==> design/flow/design.v <==
module reuleaux(input logic clk, input logic rst_n, input logic [2:0] colour,
                input logic [7:0] centre_x, input logic [6:0] centre_y, input logic [7:0] diameter,
                input logic start, output logic done,
                output logic [7:0] vga_x, output logic [6:0] vga_y,
                output logic [2:0] vga_colour, output logic vga_plot);
     logic [7:0] offset_y;
     logic load_offset_y;
     logic reset_offset_y;
     logic [7:0] offset_x;
     logic load_offset_x;
     logic reset_offset_x;
     logic signed [9:0] crit;
     logic load_crit_a;
     logic load_crit_b;
     logic reset_crit;
     logic [7:0] c_x3;                                       
     assign c_x3 = centre_x;
     logic [6:0] c_y3;                                       
     logic [50:0] c_y3_temp;
     assign c_y3_temp = (centre_y - ((diameter * 30'b100010011010011010101001111101) / 30'b111011100110101100101000000000));
    logic [50:0] c_y3_temp_2;
    assign c_y3_temp_2 = c_y3_temp[50] ? -c_y3_temp : c_y3_temp;
     assign c_y3 = c_y3_temp_2[6:0];
     logic [7:0] c_x1;                                       
     assign c_x1 = (centre_x + diameter/8'b00000010);
     logic [6:0] c_y1;                                       
     logic [50:0] c_y1_temp; 
     assign c_y1_temp = (centre_y + ((diameter * 30'b010001001101001101010100111110) / 30'b111011100110101100101000000000));
     assign c_y1 = c_y1_temp[6:0];
     logic [7:0] c_x2;                                       
     logic [50:0] c_x2_temp;
     logic [50:0] c_x2_temp_2;
     assign c_x2_temp = (centre_x - diameter/8'b00000010);
     assign c_x2_temp_2 = c_x2_temp[50] ? -c_x2_temp : c_x2_temp;
     assign c_x2 = c_x2_temp_2[7:0];
     logic [6:0] c_y2;                                       
     logic [50:0] c_y2_temp;
     assign c_y2_temp = (centre_y + ((diameter * 30'b010001001101001101010100111110) / 30'b111011100110101100101000000000));
     assign c_y2 = c_y2_temp[6:0];
     register_r_offset_y rroy(clk, start, offset_y, load_offset_y, reset_offset_y);
     register_r_offset_x rrox(clk, start, offset_x, load_offset_x, diameter, reset_offset_x);
     register_r_crit rrc(clk, start, crit, load_crit_a, load_crit_b, offset_y, offset_x, diameter, reset_crit);
     logic [5:0] state;
     statemachine_mooremachine_r smr(clk, start, offset_y, offset_x, crit, state);
     statemachine_combinational_r scr(state, offset_y, offset_x, colour,
                                       load_offset_y, load_offset_x, 
                                       load_crit_a, load_crit_b,
                                        vga_x, vga_y, vga_colour, vga_plot, done,
                                        c_x1, c_y1,
                                        c_x2, c_y2,
                                        c_x3, c_y3,
                                        reset_crit,
                                        reset_offset_x,
                                        reset_offset_y, c_y3_temp, c_x2_temp);
endmodule
module register_r_offset_y(input logic clk, input logic start,              
            output logic [7:0] offset_y, input logic load_offset_y, input logic reset_offset_y);
            always_ff @(posedge clk) begin
            if (start == 1'b0 || reset_offset_y == 1'b1)
                offset_y <= 8'b00000000;
            else if (load_offset_y == 1'b1)
                offset_y <= offset_y + 8'b00000001;
            else
                offset_y <= offset_y;
        end
endmodule
module register_r_offset_x(input logic clk, input logic start,              
            output logic [7:0] offset_x, input logic load_offset_x, input logic [7:0] diameter,
            input logic reset_offset_x);
            always_ff @(posedge clk) begin
            if (start == 1'b0 || reset_offset_x == 1'b1)
                offset_x <= diameter;
            else if (load_offset_x == 1'b1)
                offset_x <= offset_x - 8'b00000001;
            else
                offset_x <= offset_x;
        end
endmodule
module register_r_crit(input logic clk, 
                                input logic start, 
                                output logic [9:0] crit, 
                                input logic load_crit_a, 
                                input logic load_crit_b, 
                                input logic [7:0] offset_y, 
                                input logic [7:0] offset_x,
                                input logic [7:0] diameter,
                                input logic reset_crit);
          always_ff @(posedge clk) begin
            if (start == 1'b0 || reset_crit == 1'b1)
                crit <= (8'b00000001 - diameter);
            else if (load_crit_a == 1'b1)
                crit <= (crit + 8'b00000010 * offset_y + 1);
            else if (load_crit_b == 1'b1)
                crit <= (crit + 8'b00000010 * (offset_y - offset_x) + 8'b00000001);
            else
                crit <= crit;
        end        
endmodule
module statemachine_mooremachine_r(input logic clk, input logic start, 
                                   input logic [7:0] offset_y, input logic [7:0] offset_x, 
                                   input logic [9:0] crit, 
                                   output logic [5:0] state);
    logic [5:0] present_state;
    always @(posedge clk) begin
        if (start == 1'b0) begin  
            present_state = 6'b000000;
        end else begin
            case(present_state)
             6'b000000: present_state = 6'b000001;
             6'b000001: if (offset_y <= offset_x)
                            present_state = 6'b000010;
                            else
                            present_state = 6'b101100;
             6'b000010: present_state = 6'b000011;
             6'b000011: present_state = 6'b000100;
             6'b000100: present_state = 6'b000101;
             6'b000101: present_state = 6'b000110;
             6'b000110: present_state = 6'b000111;
             6'b000111: present_state = 6'b001000;
             6'b001000: present_state = 6'b001001;
             6'b001001: present_state = 6'b001010;
             6'b001010: present_state = 6'b001011;
             6'b001011: if (crit[9] == 1'b1)
                            present_state = 6'b001100;
                            else
                            present_state = 6'b001101;
             6'b001100: present_state = 6'b000001;
             6'b001101: present_state = 6'b001110;
             6'b001110: present_state = 6'b000001;
             6'b101100: present_state = 6'b001111;
             6'b001111: if (offset_y <= offset_x)
                            present_state = 6'b010000;
                            else
                            present_state = 6'b101101;
             6'b010000: present_state = 6'b010001;
             6'b010001: present_state = 6'b010010;
             6'b010010: present_state = 6'b010011;
             6'b010011: present_state = 6'b010100;
             6'b010100: present_state = 6'b010101;
             6'b010101: present_state = 6'b010110;
             6'b010110: present_state = 6'b010111;
             6'b010111: present_state = 6'b011000;
             6'b011000: present_state = 6'b011001;
             6'b011001: if (crit[9] == 1'b1)
                            present_state = 6'b011010;
                            else
                            present_state = 6'b011011;
             6'b011010: present_state = 6'b001111;
             6'b011011: present_state = 6'b011100;
             6'b011100: present_state = 6'b001111;
             6'b101101: present_state = 6'b011101;
             6'b011101: if (offset_y <= offset_x)
                            present_state = 6'b011110;
                            else
                            present_state = 6'b101011;
             6'b011110: present_state = 6'b011111;
             6'b011111: present_state = 6'b100000;
             6'b100000: present_state = 6'b100001;
             6'b100001: present_state = 6'b100010;
             6'b100010: present_state = 6'b100011;
             6'b100011: present_state = 6'b100100;
             6'b100100: present_state = 6'b100101;
             6'b100101: present_state = 6'b100110;
             6'b100110: present_state = 6'b100111;
             6'b100111: if (crit[9] == 1'b1)
                            present_state = 6'b101000;
                            else
                            present_state = 6'b101001;
             6'b101000: present_state = 6'b011101;
             6'b101001: present_state = 6'b101010;
             6'b101010: present_state = 6'b011101;
             6'b101011: present_state = 6'b101011;
            default: present_state = 4'bxxxx;
            endcase
        end
        state = present_state;
    end
endmodule
module statemachine_combinational_r(input logic [5:0] state, 
                                    input logic [7:0] offset_y, 
                                    input logic [7:0] offset_x,
                                    input logic [2:0] colour,
                                    output logic load_offset_y, 
                                    output logic load_offset_x, 
                                    output logic load_crit_a,
                                    output logic load_crit_b,
                                    output logic [7:0] vga_x, 
                                    output logic [6:0] vga_y, 
                                    output logic [2:0] vga_colour, 
                                    output logic vga_plot, 
                                    output logic done,
                                    input logic [7:0] c_x1, input logic [6:0] c_y1,
                                    input logic [7:0] c_x2, input logic [6:0] c_y2,
                                    input logic [7:0] c_x3, input logic [6:0] c_y3,
                                    output logic reset_crit,
                                    output logic reset_offset_x,
                                    output logic reset_offset_y,
                                    input logic [50:0] c_y3_temp,
                                    input logic [50:0] c_x2_temp);
     always @(state or offset_y or offset_x or c_x1 or c_y1 or 
                                               c_x2 or c_y2 or 
                                               c_x3 or c_y3 or colour or c_y3_temp or c_x2_temp) begin
        case(state)
        6'b000000: begin
                load_offset_y <=    1'b0;
                load_offset_x <=    1'b0;
                load_crit_a <=      1'b0;
                load_crit_b <=      1'b0;
                vga_x <=            8'b00000000;
                vga_y <=            7'b0000000;
                vga_colour <=       3'b000;
                vga_plot <=         1'b0;
                reset_crit <=       1'b0;
                reset_offset_x <=   1'b0;
                reset_offset_y <=   1'b0;
                done <= 1'b0;
            end
            6'b000001: begin
                load_offset_y <=    1'b0;
                load_offset_x <=    1'b0;
                load_crit_a <=      1'b0;
                load_crit_b <=      1'b0;
                vga_x <=            8'b00000000;
                vga_y <=            7'b0000000;
                vga_colour <=       3'b000;
                vga_plot <=         1'b0; 
                reset_crit <=       1'b0;
                reset_offset_x <=   1'b0;
                reset_offset_y <=   1'b0;
                done <= 1'b0;
            end
            6'b000010: begin
                load_offset_y <=    1'b0;
                load_offset_x <=    1'b0;
                load_crit_a <=      1'b0;
                load_crit_b <=      1'b0;
                if (c_y3_temp[50] == 1'b1) begin
                    vga_x <=            c_x3 + offset_x;
                    vga_y <=            c_y3 + offset_y - (2 * c_y3);
                    if ((c_x3 + offset_x) > 159 || (c_y3 + offset_y - (2 * c_y3)) > 119) begin
                        vga_colour <=       colour;
                        vga_plot <=         1'b0; 
                    end else if ((c_y3 + offset_y - (2 * c_y3)) <= c_y1 ) begin
                        vga_colour <=       colour;
                        vga_plot <=         1'b0; 
                    end
                    else begin
                        vga_colour <=       colour;
                        vga_plot <=         1'b1; 
                    end
                end else begin
                    vga_x <=            c_x3 + offset_x;
                    vga_y <=            c_y3 + offset_y;
                    if ((c_x3 + offset_x) > 159 || (c_y3 + offset_y) > 119) begin
                        vga_colour <=       colour;
                        vga_plot <=         1'b0; 
                    end else if ((c_y3 + offset_y) <= c_y1) begin
                        vga_colour <=       colour;
                        vga_plot <=         1'b0; 
                    end
                    else begin
                        vga_colour <=       colour;
                        vga_plot <=         1'b1; 
                    end
                end
                reset_crit <=       1'b0;
                reset_offset_x <=   1'b0;
                reset_offset_y <=   1'b0;
                done <= 1'b0;
            end
            6'b000011: begin
                load_offset_y <=    1'b0;
                load_offset_x <=    1'b0;
                load_crit_a <=      1'b0;
                load_crit_b <=      1'b0;
                if (c_y3_temp[50] == 1'b1) begin
                    vga_x <=            c_x3 + offset_y;
                    vga_y <=            c_y3 + offset_x[6:0] - (2 * c_y3);
                    if ((c_x3 + offset_y) > 159 || (c_y3 + offset_x - (2 * c_y3)) > 119) begin
                        vga_colour <=       colour;
                        vga_plot <=         1'b0; 
                    end else if ((c_y3 + offset_x - (2 * c_y3)) <= c_y1) begin
                        vga_colour <=       colour;
                        vga_plot <=         1'b0; 
                    end
                    else begin
                        vga_colour <=       colour;
                        vga_plot <=         1'b1; 
                    end
                end else begin
                    vga_x <=            c_x3 + offset_y;
                    vga_y <=            c_y3 + offset_x[6:0];
                    if ((c_x3 + offset_y) > 159 || (c_y3 + offset_x) > 119) begin
                        vga_colour <=       colour;
                        vga_plot <=         1'b0; 
                    end else if ((c_y3 + offset_x) <= c_y1) begin
                        vga_colour <=       colour;
                        vga_plot <=         1'b0; 
                    end
                    else begin
                        vga_colour <=       colour;
                        vga_plot <=         1'b1; 
                    end
                end
                reset_crit <=       1'b0;
                reset_offset_x <=   1'b0;
                reset_offset_y <=   1'b0;
                done <= 1'b0;
            end
            6'b000100: begin
                load_offset_y <=    1'b0;
                load_offset_x <=    1'b0;
                load_crit_a <=      1'b0;
                load_crit_b <=      1'b0;
                if (c_y3_temp[50] == 1'b1) begin
                    vga_x <=            c_x3 - offset_x;
                    vga_y <=            c_y3 + offset_y - (2 * c_y3);
                    if ((c_x3 - offset_x) > 159 || (c_y3 + offset_y - (2 * c_y3)) > 119) begin
                        vga_colour <=       colour;
                        vga_plot <=         1'b0; 
                    end else if ((c_y3 + offset_y - (2 * c_y3)) <= c_y1) begin
                        vga_colour <=       colour;
                        vga_plot <=         1'b0; 
                    end
                    else begin
                        vga_colour <=       colour;
                        vga_plot <=         1'b1; 
                    end 
                    end else begin
                    vga_x <=            c_x3 - offset_x;
                    vga_y <=            c_y3 + offset_y;
                    if ((c_x3 - offset_x) > 159 || (c_y3 + offset_y) > 119) begin
                        vga_colour <=       colour;
                        vga_plot <=         1'b0; 
                    end else if ((c_y3 + offset_y) <= c_y1) begin
                        vga_colour <=       colour;
                        vga_plot <=         1'b0; 
                    end
                    else begin
                        vga_colour <=       colour;
                        vga_plot <=         1'b1; 
                    end 
                end
                reset_crit <=       1'b0;
                reset_offset_x <=   1'b0;
                reset_offset_y <=   1'b0;
                done <= 1'b0;
            end
            6'b000101: begin
                load_offset_y <=    1'b0;
                load_offset_x <=    1'b0;
                load_crit_a <=      1'b0;
                load_crit_b <=      1'b0;
                if (c_y3_temp[50] == 1'b1) begin
                    vga_x <=            c_x3 - offset_y;
                    vga_y <=            c_y3 + offset_x[6:0] - (2 * c_y3);
                    if ((c_x3 - offset_y) > 159 || (c_y3 + offset_x - (2 * c_y3)) > 119) begin
                        vga_colour <=       colour;
                        vga_plot <=         1'b0; 
                    end else if ((c_y3 + offset_x - (2 * c_y3)) <= c_y1) begin
                        vga_colour <=       colour;
                        vga_plot <=         1'b0; 
                    end
                    else begin
                        vga_colour <=       colour;
                        vga_plot <=         1'b1; 
                end 
                end else begin
                    vga_x <=            c_x3 - offset_y;
                    vga_y <=            c_y3 + offset_x[6:0];
                    if ((c_x3 - offset_y) > 159 || (c_y3 + offset_x) > 119) begin
                        vga_colour <=       colour;
                        vga_plot <=         1'b0; 
                    end else if ((c_y3 + offset_x) <= c_y1) begin
                        vga_colour <=       colour;
                        vga_plot <=         1'b0; 
                    end
                    else begin
                        vga_colour <=       colour;
                        vga_plot <=         1'b1; 
                end 
                end
                reset_crit <=       1'b0;
                reset_offset_x <=   1'b0;
                reset_offset_y <=   1'b0;
                done <= 1'b0;
            end
            6'b000110: begin
                load_offset_y <=    1'b0;
                load_offset_x <=    1'b0;
                load_crit_a <=      1'b0;
                load_crit_b <=      1'b0; 
                if (c_y3_temp[50] == 1'b1) begin
                    vga_x <=            c_x3 - offset_x;
                    vga_y <=            c_y3 - offset_y - (2 * c_y3);
                    if ((c_x3 - offset_x) > 159 || (c_y3 - offset_y - (2 * c_y3)) > 119) begin
                        vga_colour <=       colour;
                        vga_plot <=         1'b0; 
                    end else if ((c_y3 - offset_y - (2 * c_y3)) <= c_y1) begin
                        vga_colour <=       colour;
                        vga_plot <=         1'b0; 
                    end
                    else begin
                        vga_colour <=       colour;
                    vga_plot <=         1'b1; 
                end
                end else begin
                    vga_x <=            c_x3 - offset_x;
                    vga_y <=            c_y3 - offset_y;
                    if ((c_x3 - offset_x) > 159 || (c_y3 - offset_y) > 119) begin
                        vga_colour <=       colour;
                        vga_plot <=         1'b0; 
                    end else if ((c_y3 - offset_y) <= c_y1) begin
                        vga_colour <=       colour;
                        vga_plot <=         1'b0; 
                    end
                    else begin
                        vga_colour <=       colour;
                    vga_plot <=         1'b1; 
                end
                end
                reset_crit <=       1'b0;
                reset_offset_x <=   1'b0;
                reset_offset_y <=   1'b0;
                done <= 1'b0;
            end
            6'b000111: begin
                load_offset_y <=    1'b0;
                load_offset_x <=    1'b0;
                load_crit_a <=      1'b0;
                load_crit_b <=      1'b0;
                if (c_y3_temp[50] == 1'b1) begin
                    vga_x <=            c_x3 - offset_y;
                    vga_y <=            c_y3 - offset_x[6:0] - (2 * c_y3);
                    if ((c_x3 - offset_y) > 159 || (c_y3 - offset_x - (2 * c_y3)) > 119) begin
                        vga_colour <=       colour;
                        vga_plot <=         1'b0; 
                    end else if ((c_y3 - offset_x - (2 * c_y3)) <= c_y1) begin
                        vga_colour <=       colour;
                        vga_plot <=         1'b0; 
                    end
                    else begin
                        vga_colour <=       colour;
                        vga_plot <=         1'b1; 
                end
                end else begin
                    vga_x <=            c_x3 - offset_y;
                    vga_y <=            c_y3 - offset_x[6:0];
                    if ((c_x3 - offset_y) > 159 || (c_y3 - offset_x) > 119) begin
                        vga_colour <=       colour;
                        vga_plot <=         1'b0; 
                    end else if ((c_y3 - offset_x) <= c_y1) begin
                        vga_colour <=       colour;
                        vga_plot <=         1'b0; 
                    end
                    else begin
                        vga_colour <=       colour;
                        vga_plot <=         1'b1; 
                end
                end
                reset_crit <=       1'b0;
                reset_offset_x <=   1'b0;
                reset_offset_y <=   1'b0;
                done <= 1'b0;
            end
            6'b001000: begin
                load_offset_y <=    1'b0;
                load_offset_x <=    1'b0;
                load_crit_a <=      1'b0;
                load_crit_b <=      1'b0;
                if (c_y3_temp[50] == 1'b1) begin
                    vga_x <=            c_x3 + offset_x;
                    vga_y <=            c_y3 - offset_y - (2 * c_y3);
                    if ((c_x3 + offset_x) > 159 || (c_y3 - offset_y - (2 * c_y3)) > 119) begin
                        vga_colour <=       colour;
                        vga_plot <=         1'b0; 
                    end else if ((c_y3 - offset_y - (2 * c_y3)) <= c_y1) begin
                        vga_colour <=       colour;
                        vga_plot <=         1'b0; 
                    end
                    else begin
                        vga_colour <=       colour;
                        vga_plot <=         1'b1; 
                    end
                end else begin
                    vga_x <=            c_x3 + offset_x;
                    vga_y <=            c_y3 - offset_y;
                    if ((c_x3 + offset_x) > 159 || (c_y3 - offset_y) > 119) begin
                        vga_colour <=       colour;
                        vga_plot <=         1'b0; 
                    end else if ((c_y3 - offset_y) <= c_y1) begin
                        vga_colour <=       colour;
                        vga_plot <=         1'b0; 
                    end
                    else begin
                        vga_colour <=       colour;
                        vga_plot <=         1'b1; 
                    end
                end
                reset_crit <=       1'b0;
                reset_offset_x <=   1'b0;
                reset_offset_y <=   1'b0;
                done <= 1'b0;
            end
            6'b001001: begin
                load_offset_y <=    1'b0;
                load_offset_x <=    1'b0;
                load_crit_a <=      1'b0;
                load_crit_b <=      1'b0;
                if (c_y3_temp[50] == 1'b1) begin
                    vga_x <=            c_x3 + offset_y;
                    vga_y <=            c_y3 - offset_x[6:0] - (2 * c_y3);
                    if ((c_x3 + offset_y) > 159 || (c_y3 - offset_x - (2 * c_y3)) > 119) begin
                        vga_colour <=       colour;
                        vga_plot <=         1'b0; 
                    end else if ((c_y3 - offset_x - (2 * c_y3)) <= c_y1) begin
                        vga_colour <=       colour;
                        vga_plot <=         1'b0; 
                    end
                    else begin
                        vga_colour <=       colour;
                        vga_plot <=         1'b1; 
                    end  
                end else begin
                    vga_x <=            c_x3 + offset_y;
                    vga_y <=            c_y3 - offset_x[6:0];
                    if ((c_x3 + offset_y) > 159 || (c_y3 - offset_x) > 119) begin
                        vga_colour <=       colour;
                        vga_plot <=         1'b0; 
                    end else if ((c_y3 - offset_x) <= c_y1) begin
                        vga_colour <=       colour;
                        vga_plot <=         1'b0; 
                    end
                    else begin
                        vga_colour <=       colour;
                        vga_plot <=         1'b1; 
                    end 
                end
                reset_crit <=       1'b0;
                reset_offset_x <=   1'b0;
                reset_offset_y <=   1'b0;
                done <= 1'b0;
            end
            6'b001010: begin
                load_offset_y <=    1'b1;
                load_offset_x <=    1'b0;
                load_crit_a <=      1'b0;
                load_crit_b <=      1'b0;
                vga_x <=            8'b00000000;
                vga_y <=            7'b0000000;
                vga_colour <=       3'b000;
                vga_plot <=         1'b0; 
                reset_crit <=       1'b0;
                reset_offset_x <=   1'b0;
                reset_offset_y <=   1'b0;
                done <= 1'b0;
            end
            6'b001011: begin
                load_offset_y <=    1'b0;
                load_offset_x <=    1'b0;
                load_crit_a <=      1'b0;
                load_crit_b <=      1'b0;
                vga_x <=            8'b00000000;
                vga_y <=            7'b0000000;
                vga_colour <=       3'b000;
                vga_plot <=         1'b0; 
                reset_crit <=       1'b0;
                reset_offset_x <=   1'b0;
                reset_offset_y <=   1'b0;
                done <= 1'b0;
            end
            6'b001100: begin
                load_offset_y <=    1'b0;
                load_offset_x <=    1'b0;
                load_crit_a <=      1'b1;
                load_crit_b <=      1'b0;
                vga_x <=            8'b00000000;
                vga_y <=            7'b0000000;
                vga_colour <=       3'b000;
                vga_plot <=         1'b0; 
                reset_crit <=       1'b0;
                reset_offset_x <=   1'b0;
                reset_offset_y <=   1'b0;
                done <= 1'b0;
            end
            6'b001101: begin
                load_offset_y <=    1'b0;
                load_offset_x <=    1'b1;
                load_crit_a <=      1'b0;
                load_crit_b <=      1'b0;
                vga_x <=            8'b00000000;
                vga_y <=            7'b0000000;
                vga_colour <=       3'b000;
                vga_plot <=         1'b0; 
                reset_crit <=       1'b0;
                reset_offset_x <=   1'b0;
                reset_offset_y <=   1'b0;
                done <= 1'b0;
            end
            6'b001110: begin
                load_offset_y <=    1'b0;
                load_offset_x <=    1'b0;
                load_crit_a <=      1'b0;
                load_crit_b <=      1'b1;
                vga_x <=            8'b00000000;
                vga_y <=            7'b0000000;
                vga_colour <=       3'b000;
                vga_plot <=         1'b0; 
                reset_crit <=       1'b0;
                reset_offset_x <=   1'b0;
                reset_offset_y <=   1'b0;
                done <= 1'b0;
            end
            6'b101100: begin
                load_offset_y <=    1'b0;
                load_offset_x <=    1'b0;
                load_crit_a <=      1'b0;
                load_crit_b <=      1'b0;
                vga_x <=            8'b00000000;
                vga_y <=            7'b0000000;
                vga_colour <=       3'b000;
                vga_plot <=         1'b0; 
                reset_crit <=       1'b1;
                reset_offset_x <=   1'b1;
                reset_offset_y <=   1'b1;
                done <= 1'b0;
            end
            6'b001111: begin
                load_offset_y <=    1'b0;
                load_offset_x <=    1'b0;
                load_crit_a <=      1'b0;
                load_crit_b <=      1'b0;
                vga_x <=            8'b00000000;
                vga_y <=            7'b0000000;
                vga_colour <=       3'b000;
                vga_plot <=         1'b0; 
                reset_crit <=       1'b0;
                reset_offset_x <=   1'b0;
                reset_offset_y <=   1'b0;
                done <= 1'b0;
            end
            6'b010000: begin
                load_offset_y <=    1'b0;
                load_offset_x <=    1'b0;
                load_crit_a <=      1'b0;
                load_crit_b <=      1'b0;
                vga_x <=            c_x1 + offset_x;
                vga_y <=            c_y1 + offset_y;
                if ((c_x1 + offset_x) > 159 || (c_y1 + offset_y) > 119) begin
                    vga_colour <=       colour;
                    vga_plot <=         1'b0; 
                end else if ((c_x1 + offset_x) > c_x3) begin
                    vga_colour <=       colour;
                    vga_plot <=         1'b0; 
                end else if ((c_y1 + offset_y) > c_y1) begin
                    vga_colour <=       colour;
                    vga_plot <=         1'b0; 
                end
                else begin
                    vga_colour <=       colour;
                    vga_plot <=         1'b1; 
                end
                reset_crit <=       1'b0;
                reset_offset_x <=   1'b0;
                reset_offset_y <=   1'b0;
                done <= 1'b0;
            end
            6'b010001: begin
                load_offset_y <=    1'b0;
                load_offset_x <=    1'b0;
                load_crit_a <=      1'b0;
                load_crit_b <=      1'b0;
                vga_x <=            c_x1 + offset_y;
                vga_y <=            c_y1 + offset_x;
                if ((c_x1 + offset_y) > 159 || (c_y1 + offset_x) > 119) begin
                    vga_colour <=       colour;
                    vga_plot <=         1'b0; 
                end else if ((c_x1 + offset_y) > c_x3) begin
                    vga_colour <=       colour;
                    vga_plot <=         1'b0; 
                end else if ((c_y1 + offset_x) > c_y1) begin
                    vga_colour <=       colour;
                    vga_plot <=         1'b0; 
                end
                else begin
                    vga_colour <=       colour;
                    vga_plot <=         1'b1; 
                end
                reset_crit <=       1'b0;
                reset_offset_x <=   1'b0;
                reset_offset_y <=   1'b0;
                done <= 1'b0;
            end
            6'b010010: begin
                load_offset_y <=    1'b0;
                load_offset_x <=    1'b0;
                load_crit_a <=      1'b0;
                load_crit_b <=      1'b0;
                vga_x <=            c_x1 - offset_x;
                vga_y <=            c_y1 + offset_y;
                if ((c_x1 - offset_x) > 159 || (c_y1 + offset_y) > 119) begin
                    vga_colour <=       colour;
                    vga_plot <=         1'b0; 
                end else if ((c_x1 - offset_x) > c_x3) begin
                    vga_colour <=       colour;
                    vga_plot <=         1'b0; 
                end else if ((c_y1 + offset_y) > c_y1) begin
                    vga_colour <=       colour;
                    vga_plot <=         1'b0; 
                end
                else begin
                    vga_colour <=       colour;
                    vga_plot <=         1'b1; 
                end 
                reset_crit <=       1'b0;
                reset_offset_x <=   1'b0;
                reset_offset_y <=   1'b0;
                done <= 1'b0;
            end
            6'b010011: begin
                load_offset_y <=    1'b0;
                load_offset_x <=    1'b0;
                load_crit_a <=      1'b0;
                load_crit_b <=      1'b0;
                vga_x <=            c_x1 - offset_y;
                vga_y <=            c_y1 + offset_x;
                if ((c_x1 - offset_y) > 159 || (c_y1 + offset_x) > 119) begin
                    vga_colour <=       colour;
                    vga_plot <=         1'b0; 
                end else if ((c_x1 - offset_y) > c_x3) begin
                    vga_colour <=       colour;
                    vga_plot <=         1'b0; 
                end else if ((c_y1 + offset_x) > c_y1) begin
                    vga_colour <=       colour;
                    vga_plot <=         1'b0; 
                end
                else begin
                    vga_colour <=       colour;
                    vga_plot <=         1'b1; 
                end 
                reset_crit <=       1'b0;
                reset_offset_x <=   1'b0;
                reset_offset_y <=   1'b0;
                done <= 1'b0;
            end
            6'b010100: begin
                load_offset_y <=    1'b0;
                load_offset_x <=    1'b0;
                load_crit_a <=      1'b0;
                load_crit_b <=      1'b0;
                vga_x <=            c_x1 - offset_x;
                vga_y <=            c_y1 - offset_y;
                if ((c_x1 - offset_x) > 159 || (c_y1 - offset_y) > 119) begin
                    vga_colour <=       colour;
                    vga_plot <=         1'b0; 
                end else if ((c_x1 - offset_x) > c_x3) begin
                    vga_colour <=       colour;
                    vga_plot <=         1'b0; 
                end else if ((c_y1 - offset_y) > c_y1) begin
                    vga_colour <=       colour;
                    vga_plot <=         1'b0; 
                end
                else begin
                    vga_colour <=       colour;
                    vga_plot <=         1'b1; 
                end 
                reset_crit <=       1'b0;
                reset_offset_x <=   1'b0;
                reset_offset_y <=   1'b0;
                done <= 1'b0;
            end
            6'b010101: begin
                load_offset_y <=    1'b0;
                load_offset_x <=    1'b0;
                load_crit_a <=      1'b0;
                load_crit_b <=      1'b0;
                vga_x <=            c_x1 - offset_y;
                vga_y <=            c_y1 - offset_x;
                if ((c_x1 - offset_y) > 159 || (c_y1 - offset_x) > 119) begin
                    vga_colour <=       colour;
                    vga_plot <=         1'b0; 
                end else if ((c_x1 - offset_y) > c_x3) begin
                    vga_colour <=       colour;
                    vga_plot <=         1'b0; 
                end else if ((c_y1 - offset_x) > c_y1) begin
                    vga_colour <=       colour;
                    vga_plot <=         1'b0; 
                end
                else begin
                    vga_colour <=       colour;
                    vga_plot <=         1'b1; 
                end
                reset_crit <=       1'b0;
                reset_offset_x <=   1'b0;
                reset_offset_y <=   1'b0;
                done <= 1'b0;
            end
            6'b010110: begin
                load_offset_y <=    1'b0;
                load_offset_x <=    1'b0;
                load_crit_a <=      1'b0;
                load_crit_b <=      1'b0;
                vga_x <=            c_x1 + offset_x;
                vga_y <=            c_y1 - offset_y;
                if ((c_x1 + offset_x) > 159 || (c_y1 - offset_y) > 119) begin
                    vga_colour <=       colour;
                    vga_plot <=         1'b0; 
                end else if ((c_x1 + offset_x) > c_x3) begin
                    vga_colour <=       colour;
                    vga_plot <=         1'b0; 
                end else if ((c_y1 - offset_y) > c_y1) begin
                    vga_colour <=       colour;
                    vga_plot <=         1'b0; 
                end
                else begin
                    vga_colour <=       colour;
                    vga_plot <=         1'b1; 
                end
                reset_crit <=       1'b0;
                reset_offset_x <=   1'b0;
                reset_offset_y <=   1'b0;
                done <= 1'b0;
            end
            6'b010111: begin
                load_offset_y <=    1'b0;
                load_offset_x <=    1'b0;
                load_crit_a <=      1'b0;
                load_crit_b <=      1'b0;
                vga_x <=            c_x1 + offset_y;
                vga_y <=            c_y1 - offset_x;
                if ((c_x1 + offset_y) > 159 || (c_y1 - offset_x) > 119) begin
                    vga_colour <=       colour;
                    vga_plot <=         1'b0; 
                end else if ((c_x1 + offset_y) > c_x3) begin
                    vga_colour <=       colour;
                    vga_plot <=         1'b0; 
                end else if ((c_y1 - offset_x) > c_y1) begin
                    vga_colour <=       colour;
                    vga_plot <=         1'b0; 
                end
                else begin
                    vga_colour <=       colour;
                    vga_plot <=         1'b1; 
                end 
                reset_crit <=       1'b0;
                reset_offset_x <=   1'b0;
                reset_offset_y <=   1'b0;
                done <= 1'b0;
            end
            6'b011000: begin
                load_offset_y <=    1'b1;
                load_offset_x <=    1'b0;
                load_crit_a <=      1'b0;
                load_crit_b <=      1'b0;
                vga_x <=            8'b00000000;
                vga_y <=            7'b0000000;
                vga_colour <=       3'b000;
                vga_plot <=         1'b0; 
                reset_crit <=       1'b0;
                reset_offset_x <=   1'b0;
                reset_offset_y <=   1'b0;
                done <= 1'b0;
            end
            6'b011001: begin
                load_offset_y <=    1'b0;
                load_offset_x <=    1'b0;
                load_crit_a <=      1'b0;
                load_crit_b <=      1'b0;
                vga_x <=            8'b00000000;
                vga_y <=            7'b0000000;
                vga_colour <=       3'b000;
                vga_plot <=         1'b0; 
                reset_crit <=       1'b0;
                reset_offset_x <=   1'b0;
                reset_offset_y <=   1'b0;
                done <= 1'b0;
            end
            6'b011010: begin
                load_offset_y <=    1'b0;
                load_offset_x <=    1'b0;
                load_crit_a <=      1'b1;
                load_crit_b <=      1'b0;
                vga_x <=            8'b00000000;
                vga_y <=            7'b0000000;
                vga_colour <=       3'b000;
                vga_plot <=         1'b0; 
                reset_crit <=       1'b0;
                reset_offset_x <=   1'b0;
                reset_offset_y <=   1'b0;
                done <= 1'b0;
            end
            6'b011011: begin
                load_offset_y <=    1'b0;
                load_offset_x <=    1'b1;
                load_crit_a <=      1'b0;
                load_crit_b <=      1'b0;
                vga_x <=            8'b00000000;
                vga_y <=            7'b0000000;
                vga_colour <=       3'b000;
                vga_plot <=         1'b0; 
                reset_crit <=       1'b0;
                reset_offset_x <=   1'b0;
                reset_offset_y <=   1'b0;
                done <= 1'b0;
            end
            6'b011100: begin
                load_offset_y <=    1'b0;
                load_offset_x <=    1'b0;
                load_crit_a <=      1'b0;
                load_crit_b <=      1'b1;
                vga_x <=            8'b00000000;
                vga_y <=            7'b0000000;
                vga_colour <=       3'b000;
                vga_plot <=         1'b0; 
                reset_crit <=       1'b0;
                reset_offset_x <=   1'b0;
                reset_offset_y <=   1'b0;
                done <= 1'b0;
            end
            6'b101101: begin
                load_offset_y <=    1'b0;
                load_offset_x <=    1'b0;
                load_crit_a <=      1'b0;
                load_crit_b <=      1'b0;
                vga_x <=            8'b00000000;
                vga_y <=            7'b0000000;
                vga_colour <=       3'b000;
                vga_plot <=         1'b0; 
                reset_crit <=       1'b1;
                reset_offset_x <=   1'b1;
                reset_offset_y <=   1'b1;
                done <= 1'b0;
            end
            6'b011101: begin
                load_offset_y <=    1'b0;
                load_offset_x <=    1'b0;
                load_crit_a <=      1'b0;
                load_crit_b <=      1'b0;
                vga_x <=            8'b00000000;
                vga_y <=            7'b0000000;
                vga_colour <=       3'b000;
                vga_plot <=         1'b0; 
                reset_crit <=       1'b0;
                reset_offset_x <=   1'b0;
                reset_offset_y <=   1'b0;
                done <= 1'b0;
            end
            6'b011110: begin
                load_offset_y <=    1'b0;
                load_offset_x <=    1'b0;
                load_crit_a <=      1'b0;
                load_crit_b <=      1'b0;
                if (c_x2_temp[50] == 1'b1) begin
                    vga_x <=            c_x2 + offset_x - (2 * c_x2);
                    vga_y <=            c_y2 + offset_y;
                    if ((c_x2 + offset_x - (2 * c_x2)) > 159 || (c_y2 + offset_y) > 119) begin
                        vga_colour <=       colour;
                        vga_plot <=         1'b0; 
                    end else if ((c_x2 + offset_x - (2 * c_x2)) < c_x3) begin
                        vga_colour <=       colour;
                        vga_plot <=         1'b0; 
                    end else if ((c_y2 + offset_y) > c_y1) begin
                        vga_colour <=       colour;
                        vga_plot <=         1'b0; 
                    end
                    else begin
                        vga_colour <=       colour;
                        vga_plot <=         1'b1; 
                    end
                end else begin
                    vga_x <=            c_x2 + offset_x;
                    vga_y <=            c_y2 + offset_y;
                    if ((c_x2 + offset_x) > 159 || (c_y2 + offset_y) > 119) begin
                        vga_colour <=       colour;
                        vga_plot <=         1'b0; 
                    end else if ((c_x2 + offset_x) < c_x3) begin
                        vga_colour <=       colour;
                        vga_plot <=         1'b0; 
                    end else if ((c_y2 + offset_y) > c_y1) begin
                        vga_colour <=       colour;
                        vga_plot <=         1'b0; 
                    end
                    else begin
                        vga_colour <=       colour;
                        vga_plot <=         1'b1; 
                    end
                end
                reset_crit <=       1'b0;
                reset_offset_x <=   1'b0;
                reset_offset_y <=   1'b0;
                done <= 1'b0;
            end
            6'b011111: begin
                load_offset_y <=    1'b0;
                load_offset_x <=    1'b0;
                load_crit_a <=      1'b0;
                load_crit_b <=      1'b0;
                if (c_x2_temp[50] == 1'b1) begin
                    vga_x <=            c_x2 + offset_y - (2 * c_x2);
                    vga_y <=            c_y2 + offset_x;
                    if ((c_x2 + offset_y - (2 * c_x2)) > 159 || (c_y2 + offset_x) > 119) begin
                        vga_colour <=       colour;
                        vga_plot <=         1'b0; 
                    end else if ((c_x2 + offset_y - (2 * c_x2)) < c_x3) begin
                        vga_colour <=       colour;
                        vga_plot <=         1'b0; 
                    end else if ((c_y2 + offset_x) > c_y1) begin
                        vga_colour <=       colour;
                        vga_plot <=         1'b0; 
                    end
                    else begin
                        vga_colour <=       colour;
                        vga_plot <=         1'b1; 
                    end
                end else begin
                    vga_x <=            c_x2 + offset_y;
                    vga_y <=            c_y2 + offset_x;
                    if ((c_x2 + offset_y) > 159 || (c_y2 + offset_x) > 119) begin
                        vga_colour <=       colour;
                        vga_plot <=         1'b0; 
                    end else if ((c_x2 + offset_y) < c_x3) begin
                        vga_colour <=       colour;
                        vga_plot <=         1'b0; 
                    end else if ((c_y2 + offset_x) > c_y1) begin
                        vga_colour <=       colour;
                        vga_plot <=         1'b0; 
                    end
                    else begin
                        vga_colour <=       colour;
                        vga_plot <=         1'b1; 
                    end
                end
                reset_crit <=       1'b0;
                reset_offset_x <=   1'b0;
                reset_offset_y <=   1'b0;
                done <= 1'b0;
            end
            6'b100000: begin
                load_offset_y <=    1'b0;
                load_offset_x <=    1'b0;
                load_crit_a <=      1'b0;
                load_crit_b <=      1'b0;
                if (c_x2_temp[50] == 1'b1) begin
                    vga_x <=            c_x2 - offset_x - (2 * c_x2);
                    vga_y <=            c_y2 + offset_y;
                    if ((c_x2 - offset_x - (2 * c_x2)) > 159 || (c_y2 + offset_y) > 119) begin
                        vga_colour <=       colour;
                        vga_plot <=         1'b0; 
                    end else if ((c_x2 - offset_x - (2 * c_x2)) < c_x3) begin
                        vga_colour <=       colour;
                        vga_plot <=         1'b0; 
                    end else if ((c_y2 + offset_y) > c_y1) begin
                        vga_colour <=       colour;
                        vga_plot <=         1'b0; 
                    end
                    else begin
                        vga_colour <=       colour;
                        vga_plot <=         1'b1; 
                    end 
                end else begin
                    vga_x <=            c_x2 - offset_x;
                    vga_y <=            c_y2 + offset_y;
                    if ((c_x2 - offset_x) > 159 || (c_y2 + offset_y) > 119) begin
                        vga_colour <=       colour;
                        vga_plot <=         1'b0; 
                    end else if ((c_x2 - offset_x) < c_x3) begin
                        vga_colour <=       colour;
                        vga_plot <=         1'b0; 
                    end else if ((c_y2 + offset_y) > c_y1) begin
                        vga_colour <=       colour;
                        vga_plot <=         1'b0; 
                    end
                    else begin
                        vga_colour <=       colour;
                        vga_plot <=         1'b1; 
                    end 
                end
                reset_crit <=       1'b0;
                reset_offset_x <=   1'b0;
                reset_offset_y <=   1'b0;
                done <= 1'b0;
            end
            6'b100001: begin
                load_offset_y <=    1'b0;
                load_offset_x <=    1'b0;
                load_crit_a <=      1'b0;
                load_crit_b <=      1'b0;
                if (c_x2_temp[50] == 1'b1) begin
                    vga_x <=            c_x2 - offset_y - (2 * c_x2);
                    vga_y <=            c_y2 + offset_x;
                    if ((c_x2 - offset_y - (2 * c_x2)) > 159 || (c_y2 + offset_x) > 119) begin
                        vga_colour <=       colour;
                        vga_plot <=         1'b0; 
                    end else if ((c_x2 - offset_y - (2 * c_x2)) < c_x3) begin
                        vga_colour <=       colour;
                        vga_plot <=         1'b0; 
                    end else if ((c_y2 + offset_x) > c_y1) begin
                        vga_colour <=       colour;
                        vga_plot <=         1'b0; 
                    end
                    else begin
                        vga_colour <=       colour;
                        vga_plot <=         1'b1; 
                    end
                end else begin
                    vga_x <=            c_x2 - offset_y;
                    vga_y <=            c_y2 + offset_x;
                    if ((c_x2 - offset_y) > 159 || (c_y2 + offset_x) > 119) begin
                        vga_colour <=       colour;
                        vga_plot <=         1'b0; 
                    end else if ((c_x2 - offset_y) < c_x3) begin
                        vga_colour <=       colour;
                        vga_plot <=         1'b0; 
                    end else if ((c_y2 + offset_x) > c_y1) begin
                        vga_colour <=       colour;
                        vga_plot <=         1'b0; 
                    end
                    else begin
                        vga_colour <=       colour;
                        vga_plot <=         1'b1; 
                    end 
                end
                reset_crit <=       1'b0;
                reset_offset_x <=   1'b0;
                reset_offset_y <=   1'b0;
                done <= 1'b0;
            end
            6'b100010: begin
                load_offset_y <=    1'b0;
                load_offset_x <=    1'b0;
                load_crit_a <=      1'b0;
                load_crit_b <=      1'b0;
                if (c_x2_temp[50] == 1'b1) begin
                    vga_x <=            c_x2 - offset_x - (2 * c_x2);
                    vga_y <=            c_y2 - offset_y;
                    if ((c_x2 - offset_x - (2 * c_x2)) > 159 || (c_y2 - offset_y) > 119) begin
                        vga_colour <=       colour;
                        vga_plot <=         1'b0; 
                    end else if ((c_x2 - offset_x - (2 * c_x2)) < c_x3) begin
                        vga_colour <=       colour;
                        vga_plot <=         1'b0; 
                    end else if ((c_y2 - offset_y) > c_y1) begin
                        vga_colour <=       colour;
                        vga_plot <=         1'b0; 
                    end
                    else begin
                        vga_colour <=       colour;
                        vga_plot <=         1'b1; 
                    end 
                end else begin
                    vga_x <=            c_x2 - offset_x;
                    vga_y <=            c_y2 - offset_y;
                    if ((c_x2 - offset_x) > 159 || (c_y2 - offset_y) > 119) begin
                        vga_colour <=       colour;
                        vga_plot <=         1'b0; 
                    end else if ((c_x2 - offset_x) < c_x3) begin
                        vga_colour <=       colour;
                        vga_plot <=         1'b0; 
                    end else if ((c_y2 - offset_y) > c_y1) begin
                        vga_colour <=       colour;
                        vga_plot <=         1'b0; 
                    end
                    else begin
                        vga_colour <=       colour;
                        vga_plot <=         1'b1; 
                    end 
                end
                reset_crit <=       1'b0;
                reset_offset_x <=   1'b0;
                reset_offset_y <=   1'b0;
                done <= 1'b0;
            end
            6'b100011: begin
                load_offset_y <=    1'b0;
                load_offset_x <=    1'b0;
                load_crit_a <=      1'b0;
                load_crit_b <=      1'b0;
                if (c_x2_temp[50] == 1'b1) begin
                    vga_x <=            c_x2 - offset_y - (2 * c_x2);
                    vga_y <=            c_y2 - offset_x;
                    if ((c_x2 - offset_y - (2 * c_x2)) > 159 || (c_y2 - offset_x) > 119) begin
                        vga_colour <=       colour;
                        vga_plot <=         1'b0; 
                    end else if ((c_x2 - offset_y - (2 * c_x2)) < c_x3) begin
                        vga_colour <=       colour;
                        vga_plot <=         1'b0; 
                    end else if ((c_y2 - offset_x) > c_y1) begin
                        vga_colour <=       colour;
                        vga_plot <=         1'b0; 
                    end
                    else begin
                        vga_colour <=       colour;
                        vga_plot <=         1'b1; 
                    end
                end else begin
                    vga_x <=            c_x2 - offset_y;
                    vga_y <=            c_y2 - offset_x;
                    if ((c_x2 - offset_y) > 159 || (c_y2 - offset_x) > 119) begin
                        vga_colour <=       colour;
                        vga_plot <=         1'b0; 
                    end else if ((c_x2 - offset_y) < c_x3) begin
                        vga_colour <=       colour;
                        vga_plot <=         1'b0; 
                    end else if ((c_y2 - offset_x) > c_y1) begin
                        vga_colour <=       colour;
                        vga_plot <=         1'b0; 
                    end
                    else begin
                        vga_colour <=       colour;
                        vga_plot <=         1'b1; 
                    end
                end
                reset_crit <=       1'b0;
                reset_offset_x <=   1'b0;
                reset_offset_y <=   1'b0;
                done <= 1'b0;
            end
            6'b100100: begin
                load_offset_y <=    1'b0;
                load_offset_x <=    1'b0;
                load_crit_a <=      1'b0;
                load_crit_b <=      1'b0;
                if (c_x2_temp[50] == 1'b1) begin
                    vga_x <=            c_x2 + offset_x - (2 * c_x2);
                    vga_y <=            c_y2 - offset_y;
                    if ((c_x2 + offset_x - (2 * c_x2)) > 159 || (c_y2 - offset_y) > 119) begin
                        vga_colour <=       colour;
                        vga_plot <=         1'b0; 
                    end else if ((c_x2 + offset_x - (2 * c_x2)) < c_x3) begin
                        vga_colour <=       colour;
                        vga_plot <=         1'b0; 
                    end else if ((c_y2 - offset_y) > c_y1) begin
                        vga_colour <=       colour;
                        vga_plot <=         1'b0; 
                    end
                    else begin
                        vga_colour <=       colour;
                        vga_plot <=         1'b1; 
                    end
                end else begin
                    vga_x <=            c_x2 + offset_x;
                    vga_y <=            c_y2 - offset_y;
                    if ((c_x2 + offset_x) > 159 || (c_y2 - offset_y) > 119) begin
                        vga_colour <=       colour;
                        vga_plot <=         1'b0; 
                    end else if ((c_x2 + offset_x) < c_x3) begin
                        vga_colour <=       colour;
                        vga_plot <=         1'b0; 
                    end else if ((c_y2 - offset_y) > c_y1) begin
                        vga_colour <=       colour;
                        vga_plot <=         1'b0; 
                    end
                    else begin
                        vga_colour <=       colour;
                        vga_plot <=         1'b1; 
                    end
                end
                reset_crit <=       1'b0;
                reset_offset_x <=   1'b0;
                reset_offset_y <=   1'b0;
                done <= 1'b0;
            end
            6'b100101: begin
                load_offset_y <=    1'b0;
                load_offset_x <=    1'b0;
                load_crit_a <=      1'b0;
                load_crit_b <=      1'b0;
                if (c_x2_temp[50] == 1'b1) begin
                    vga_x <=            c_x2 + offset_y - (2 * c_x2);
                    vga_y <=            c_y2 - offset_x;
                    if ((c_x2 + offset_y - (2 * c_x2)) > 159 || (c_y2 - offset_x) > 119) begin
                        vga_colour <=       colour;
                        vga_plot <=         1'b0; 
                    end else if ((c_x2 + offset_y - (2 * c_x2)) < c_x3) begin
                        vga_colour <=       colour;
                        vga_plot <=         1'b0; 
                    end else if ((c_y2 - offset_x) > c_y1) begin
                        vga_colour <=       colour;
                        vga_plot <=         1'b0; 
                    end
                    else begin
                        vga_colour <=       colour;
                        vga_plot <=         1'b1; 
                    end 
                end else begin
                    vga_x <=            c_x2 + offset_y;
                    vga_y <=            c_y2 - offset_x;
                    if ((c_x2 + offset_y) > 159 || (c_y2 - offset_x) > 119) begin
                        vga_colour <=       colour;
                        vga_plot <=         1'b0; 
                    end else if ((c_x2 + offset_y) < c_x3) begin
                        vga_colour <=       colour;
                        vga_plot <=         1'b0; 
                    end else if ((c_y2 - offset_x) > c_y1) begin
                        vga_colour <=       colour;
                        vga_plot <=         1'b0; 
                    end
                    else begin
                        vga_colour <=       colour;
                        vga_plot <=         1'b1; 
                    end 
                end
                reset_crit <=       1'b0;
                reset_offset_x <=   1'b0;
                reset_offset_y <=   1'b0;
                done <= 1'b0;
            end
            6'b100110: begin
                load_offset_y <=    1'b1;
                load_offset_x <=    1'b0;
                load_crit_a <=      1'b0;
                load_crit_b <=      1'b0;
                vga_x <=            8'b00000000;
                vga_y <=            7'b0000000;
                vga_colour <=       3'b000;
                vga_plot <=         1'b0; 
                reset_crit <=       1'b0;
                reset_offset_x <=   1'b0;
                reset_offset_y <=   1'b0;
                done <= 1'b0;
            end
            6'b100111: begin
                load_offset_y <=    1'b0;
                load_offset_x <=    1'b0;
                load_crit_a <=      1'b0;
                load_crit_b <=      1'b0;
                vga_x <=            8'b00000000;
                vga_y <=            7'b0000000;
                vga_colour <=       3'b000;
                vga_plot <=         1'b0; 
                reset_crit <=       1'b0;
                reset_offset_x <=   1'b0;
                reset_offset_y <=   1'b0;
                done <= 1'b0;
            end
            6'b101000: begin
                load_offset_y <=    1'b0;
                load_offset_x <=    1'b0;
                load_crit_a <=      1'b1;
                load_crit_b <=      1'b0;
                vga_x <=            8'b00000000;
                vga_y <=            7'b0000000;
                vga_colour <=       3'b000;
                vga_plot <=         1'b0; 
                reset_crit <=       1'b0;
                reset_offset_x <=   1'b0;
                reset_offset_y <=   1'b0;
                done <= 1'b0;
            end
            6'b101001: begin
                load_offset_y <=    1'b0;
                load_offset_x <=    1'b1;
                load_crit_a <=      1'b0;
                load_crit_b <=      1'b0;
                vga_x <=            8'b00000000;
                vga_y <=            7'b0000000;
                vga_colour <=       3'b000;
                vga_plot <=         1'b0; 
                reset_crit <=       1'b0;
                reset_offset_x <=   1'b0;
                reset_offset_y <=   1'b0;
                done <= 1'b0;
            end
            6'b101010: begin
                load_offset_y <=    1'b0;
                load_offset_x <=    1'b0;
                load_crit_a <=      1'b0;
                load_crit_b <=      1'b1;
                vga_x <=            8'b00000000;
                vga_y <=            7'b0000000;
                vga_colour <=       3'b000;
                vga_plot <=         1'b0; 
                reset_crit <=       1'b0;
                reset_offset_x <=   1'b0;
                reset_offset_y <=   1'b0;
                done <= 1'b0;
            end
            6'b101011: begin
                load_offset_y <=    1'b0;
                load_offset_x <=    1'b0;
                load_crit_a <=      1'b0;
                load_crit_b <=      1'b0;
                vga_x <=            8'b00000000;
                vga_y <=            7'b0000000;
                vga_colour <=       3'b000;
                vga_plot <=         1'b0; 
                reset_crit <=       1'b0;
                reset_offset_x <=   1'b0;
                reset_offset_y <=   1'b0;
                done <= 1'b1;
            end
            default: begin
                load_offset_y <=    1'bx;
                load_offset_x <=    1'bx;
                load_crit_a <=      1'bx;
                load_crit_b <=      1'bx;
                vga_x <=            8'bxxxxxxxx;
                vga_y <=            7'bxxxxxxx;
                vga_colour <=       3'bxxx;
                vga_plot <=         1'bx; 
                reset_crit <=       1'bx;
                reset_offset_x <=   1'bx;
                reset_offset_y <=   1'bx;
                done <= 1'bx;
            end
        endcase
    end
endmodule
==> design/flow/run.sh <==
#!/bin/bash
# the make line also repeats each setting of config.mk as NAME=value (left out here)
make -C /OpenROAD-flow-scripts/flow DESIGN_CONFIG=/design/flow/config.mk WORK_HOME=/design/flow/orfs CLKGATE_MAP_FILE= finish
==> design/flow/config.mk <==
export PLATFORM = sky130hd
export DESIGN_NAME = reuleaux
export DESIGN_NICKNAME = reuleaux
export VERILOG_FILES = /design/flow/design.v
export SDC_FILE = /design/flow/constraint.sdc
export NUM_CORES = 4
export LEC_CHECK = 0
export ABC_AREA = 1
export CAP_MARGIN = 10
export CELL_PAD_IN_SITES_DETAIL_PLACEMENT = 0
export CELL_PAD_IN_SITES_GLOBAL_PLACEMENT = 1
export CORE_ASPECT_RATIO = 1.18
export CORE_MARGIN = 2
export CORE_UTILIZATION = 72
export CTS_CLUSTER_SIZE = 98
export GPL_ROUTABILITY_DRIVEN = 0
export GPL_TIMING_DRIVEN = 0
export MIN_ROUTING_LAYER = met2
export SETUP_SLACK_MARGIN = -1.15
export SLEW_MARGIN = 0
==> design/flow/constraint.sdc <==
create_clock -name core_clock -period 59.9 [get_ports {clk}]
set_input_delay 11.9800 -clock core_clock [delete_from_list [all_inputs] [get_ports {clk}]]
set_output_delay 11.9800 -clock core_clock [all_outputs]
set_load 0.01 [all_outputs]
==> CHANGELOG.md, run 1 <==
### Physical design

- Num rows: 92
- CORE AREA: 53400 um^2
- Top cells by area: ha_1 (19%), nand2_1 (18%), inv_1 (10%)
- Synth Seq Share: 0.0211
- Mean post-synth cell area: about 5.8 um^2
- Ys cells: 6665
- Area fraction in compound gates: 0.147
- Area leader share: 0.190
- Mapped Nets: 7384
- Synthesis area per yosys: 38800 um^2
- Number of enable flip-flop cells: 18
- Commonest flop: edfxtp_1
- Die width: between 200 and 250 um
- Most common cell in the netlist: nand2_1
- Stop Error: [ERROR GPL-0301] Utilization 117.293 % exceeds 100%.
- Main logic family after synthesis: simple AND/OR/NAND/NOR gates
- Last stage: global placement without I/O
- Seq cells post-synth: 32
- FP Util: 0.727
- Synth unique cells: a little under 80
- Die height: ~260 um
- Synth Area in XOR/XNOR: 0.0753
- Yosys adder share: 0.242
- Outcome: did not finish
- Simple share: 0.388
- Fraction of registers with async set/reset: 0
- Chip area: 55800 um^2
- Multiplexer share: 0.000258
- Post-synthesis instance area: 38800 um^2
- Cells after Synth: approximately 6.7k
- Yosys warning tally: 5
- Cell type with the largest total area after synthesis: ha_1
- Post-synth top cells: nand2_1 (1841), inv_1 (1083), nor2_1 (616)
==> inputs of run 2 (changes only) <==
ABC_AREA = 0   (was 1)
CAP_MARGIN = 20   (was 10)
CELL_PAD_IN_SITES_DETAIL_PLACEMENT = not set   (was 0)
CELL_PAD_IN_SITES_GLOBAL_PLACEMENT = not set   (was 1)
CORE_ASPECT_RATIO = not set   (was 1.18)
CORE_UTILIZATION = 66   (was 72)
CTS_CLUSTER_SIZE = not set   (was 98)
GPL_ROUTABILITY_DRIVEN = not set   (was 0)
GPL_TIMING_DRIVEN = not set   (was 0)
MAX_ROUTING_LAYER = met4   (was not set)
MIN_ROUTING_LAYER = not set   (was met2)
SETUP_SLACK_MARGIN = -2.0   (was -1.15)
SLEW_MARGIN = 20   (was 0)
clock period = 25.8 ns   (was 59.9 ns; I/O delays follow)
==> CHANGELOG.md, run 2 <==
### Physical design

- Top cells by area: ha_1 (21%), xnor2_1 (7.6%), a21oi_1 (5.9%)
- Number of enable flip-flop cells: 18
- Mean post-synth cell area: 7.20 um^2
- Ys cells: 4946
- Post-synth top cells: ha_1 (590), nor2_1 (516), a21oi_1 (423)
- Synth Area in XOR/XNOR: 0.122
- Clock buffer depth: 2
- Multiplexer share: 0.0183
- Clock Tree Root: clkbuf_16
- I/O Pins: 49
- Chip area: 55900 um^2
- Grt ovf: ~510
- Synth Seq Share: 0.0230
- Stop Error: [ERROR GRT-0232] Routing congestion too high. Check the congestion heatmap in the GUI.
- Die width: 236 um
- Synth unique cells: 134
- FP Util: 0.665
- Most common cell in the netlist: ha_1
- Main logic family after synthesis: AND-OR/OR-AND gates
- Yosys adder share: 0.264
- Mapped Nets: 5665
- Global Route Usage Sum: 0.850
- Pre-CTS setup slack: -5.44 ns
- Num rows: 85
- Seq cells post-synth: 32
- Synthesis area per yosys: 35600 um^2
- Die height: roughly 240 um
- Clock Sinks: 32
- Cells after Synth: slightly below 5k
- Post-CTS Hold Buffers: 0
- Area fraction in compound gates: 0.293
- Post-synthesis instance area: 35600 um^2
- Area leader share: 0.207
- Fraction of registers with async set/reset: 0
- H-tree levels: 2
- Cell type with the largest total area after synthesis: ha_1
- Simple share: 0.222
- Number of CTS-inserted buffers: 5
- Commonest flop: edfxtp_1
- CORE AREA: 53600 um^2
- Final HPWL DP: 119 mm
- Gpl congestion: 1.16
- PortBufs: 47
- Last stage: global routing
- Outcome: did not finish
- Yosys warning tally: 5
## run 2: timing repair
| action | CTS |
|---|---|
| endpoints found under the setup margin | 7 |
| pin swaps | 139 |
| resized | 215 |
| cloned | 1 |
| setup buffers | 78 |
## run 2: routing by layer
metal | track usage | overflow
met5 | - | -
met4 | 0.855 | 146
met3 | 0.708 | 29
met2 | 0.988 | 307
met1 | 0.825 | 28
## run 2: per-stage QoR
stage          instances  instance area (um^2)  utilization
2_1_floorplan       4946                 35900            -
3_3_place_gp        6913                 46900        0.874
3_5_place_dp        6913                 46900        0.874
4_1_cts             6996                 48300        0.901
==> inputs of run 3 (changes only) <==
MAX_ROUTING_LAYER = not set   (was met4)
TNS_END_PERCENT = 5   (was not set)
clock period = 24.8 ns   (was 25.8 ns; I/O delays follow)
==> CHANGELOG.md, run 3 <==
### Physical design

- Outcome: did not finish
- Last stage: global routing
- Stop Error: [ERROR GRT-0116] Global routing finished with congestion. Check the congestion regions in the DRC Viewer.
- Area leader share: 0.207
- FP Util: 0.665
- Mapped Nets: 5665
- Post-CTS Hold Buffers: 0
- Placed Area: 47000 um^2
- Placed cells: 6934
- Multiplexer share: 0.0183
- Clock buffer depth: 2
- Mean post-synth cell area: 7.20 um^2
- Fraction of registers with async set/reset: 0
- Global Route Usage Sum: 0.677
- Synth Area in XOR/XNOR: 0.122
- Post-synthesis instance area: 35600 um^2
- Most common cell in the netlist: ha_1
- H-tree levels: 2
- Number of enable flip-flop cells: 18
- Top cells by area: ha_1 (21%), xnor2_1 (7.6%), a21oi_1 (5.9%)
- I/O Pins: roughly 50
- Number of CTS-inserted buffers: 5
- Area fraction in compound gates: 0.293
- Main logic family after synthesis: AND-OR/OR-AND gates
- Yosys warning tally: 5
- Synth unique cells: 134
- CORE AREA: 53600 um^2
- Die height: 236 um
- PortBufs: 47
- Grt ovf: 1
- Clock Tree Root: clkbuf_16
- Num rows: 85
- Die width: 236 um
- Yosys adder share: 0.264
- Cell type with the largest total area after synthesis: ha_1
- Seq cells post-synth: 32
- Final HPWL DP: 123 mm
- Clock Sinks: 32
- Synth Seq Share: 0.0230
- Simple share: 0.222
- Gpl congestion: between 1 and 1.5
- Commonest flop: edfxtp_1
- Post-synth top cells: ha_1 (590), nor2_1 (516), a21oi_1 (423)
- Synthesis area per yosys: 35600 um^2
- Cells after Synth: about 4.9k
- Chip area: 55900 um^2
- Pre-CTS setup slack: -5.93 ns
- Ys cells: 4946
==> run 3: repair_timing <==
action | CTS
buffers inserted | 82
hold endpoints to repair | 0
pin swaps | 159
resized | 252
setup endpoints to repair | 7
==> run 3: per-layer routing <==
layer | track usage | GRT overflow
met5 | 0.177 | 0
met4 | 0.673 | 0
met3 | 0.449 | 0
met2 | 0.911 | 1
met1 | 0.671 | 0
==> inputs of run 4 (changes only) <==
CAP_MARGIN = 15   (was 20)
CELL_PAD_IN_SITES_GLOBAL_PLACEMENT = 1   (was not set)
CORE_ASPECT_RATIO = 1.11   (was not set)
CORE_UTILIZATION = 64   (was 66)
CTS_CLUSTER_DIAMETER = 221   (was not set)
CTS_CLUSTER_SIZE = 98   (was not set)
GPL_ROUTABILITY_DRIVEN = 1   (was not set)
GPL_TIMING_DRIVEN = 1   (was not set)
SETUP_SLACK_MARGIN = -1.52   (was -2.0)
SLEW_MARGIN = 0   (was 20)
TNS_END_PERCENT = 40   (was 5)
clock period = 30.7 ns   (was 24.8 ns; I/O delays follow)
==> CHANGELOG.md, run 4 <==
## Flow update

- Worst Reg-to-Reg Cells: 18
- CORE AREA: around 55000 um^2
- Clock buffer depth: 2
- Final HPWL DP: roughly 110 mm
- Total Nets Final: 6766
- Critical path depth: around 90
- Slew of the pin with the lowest slew margin: roughly 1.3 ns
- Simple share: 0.222
- CP max stage cell: fa_1
- H-tree levels: 2
- CP Launch Point: diameter[3]
- Grt ovf: 0
- Latency at later pin: between 0.2 and 0.3 ns
- Initial antenna violation count: 1
- Hold Crit Start: rroy.offset_y[3]
- Antenna Nets Post-Route: 0
- # setup viols final: 7
- Number of inserted diodes: 0
- RSZ-0062 raised after global routing: yes
- Fraction of registers with async set/reset: 0
- PortBufs: 47
- Yosys adder share: 0.264
- Via Count: 44.2k
- Post-synth top cells: ha_1 (590), nor2_1 (516), a21oi_1 (423)
- Clock-pin slew on the worst setup and hold paths: 0.06 ns
- Detailed Routing Iterations Pass 1: 9
- CP Capture Type: primary output
- Mean routed wirelength per cell: 20.5 um
- Synth Area in XOR/XNOR: 0.122
- Multiplexer share: 0.0183
- Post-layout util: 0.833
- Post-Route WL: 139 mm
- Fail Reasons: setup timing
- Total of max-cap violations: 0
- Area Growth Syn to Fin: 29.4%
- Hold WS: roughly 0.8 ns
- Gate Area: about 33000 um^2
- Top Family by Delay on Critical Path: AND-OR/OR-AND gates
- Critical path required time: approximately 25 ns
- First-pass GRT wire length: 217 mm
- Post-CTS Hold Buffers: 0
- Gpl congestion: 1.08
- WP buf/inv: 15
- Synth unique cells: 134
- # DRC: 0
- Commonest flop: edfxtp_1
- Most common cell in the netlist: ha_1
- Number of enable flip-flop cells: 18
- Log Warnings: about 140
- Hold Crit Depth: 3
- Cell type with the largest total area after synthesis: ha_1
- Main logic family after synthesis: AND-OR/OR-AND gates
- Chip area: 57600 um^2
- Crit path time final: 33.16 ns
- WS Path Type: primary input to primary output
- Slew margin rel.: 0.133
- Cycle use final: 1.08
- Yosys warning tally: 5
- Starting DRT DRC Count: 4227
- Die width: 228 um
- Synth Seq Share: 0.0230
- Largest net degree at the start of global routing: 44
- Crit start category: primary input
- Synthesis area per yosys: 35600 um^2
- Clock Sinks: 32
- Worst r2r src: rroy.offset_y[0]
- End of the worst hold path: rroy.offset_y[3]
- Fmax: 30.2 MHz
- Post-synthesis instance area: 35600 um^2
- Max Slew Vio Count: 0
- Area leader share: 0.207
- Worst Path Max Fanout: 6
- Top cells by area: ha_1 (21%), xnor2_1 (7.6%), a21oi_1 (5.9%)
- Worst min path class: register to register
- Fillers: ~3.7k
- Flop2flop setup slack: 26.50 ns
- Clock Tree Root: clkbuf_16
- Worst reg2reg endpoint: rrc.crit[9]
- Die height: about 250 um
- Worst Skew: 0.00327 ns
- CTS tree: done
- Vias in the first global route: 43.3k
- Area fraction in compound gates: 0.293
- Pre-CTS setup slack: -2.96 ns
- Worst Path Arrival: 27.02 ns
- Worst setup margin: -2.46 ns
- I/O Pins: about 49
- Cells after Synth: 4946
- Final Hold Viols: 0
- FP Util: 0.644
- Num rows: 91
- Ys cells: 4946
- Outcome: finished with violations
- Critical Path End: vga_plot
- CP peak stage delay: 0.65 ns
- Register area: 821 um^2
- Mapped Nets: ~5.7k
- Mean post-synth cell area: 7.20 um^2
- Global Route Usage Sum: 0.456
- Number of CTS-inserted buffers: 5
- Vias per cell: approximately 6.5
- Seq cells post-synth: 32
[run 4: final cells by class]
cell class / count / area share
clock buffers: 5 / 0.00271
clock inverters: 3 / 0.000516
inverters: 348 / 0.0285
multi-input cells: 4413 / 0.724
flip-flops and latches: 32 / 0.0178
well taps: 744 / 0.0202
repair buffers: 1247 / 0.206
[run 4: what timing repair did]
item	CTS	global route
pin swaps	35	37
endpoints found under the setup margin	2	6
buffers inserted	24	14
cloned	0	1
resized	65	56
[run 4: metrics by stage]
stage / instances / TNS, ns / cell area (um^2)
final: 6792 / -7.61 / 46100
after global routing: 6792 / -11.64 / 46100
after CTS: 6779 / -5.74 / 45700
after detailed placement: 6751 / -9.44 / 45100
after global placement: 6751 / -6.77 / 45100
after floorplan: 4946 / -1.32 / 35600
[run 4: layer usage]
layer	track usage	vias to the layer above	wire length (um)
met5	0	-	0
met4	0.342	0	12600
met3	0.0811	918	12900
met2	0.792	2606	64100
met1	0.499	20500	49600
li1	-	20200	-
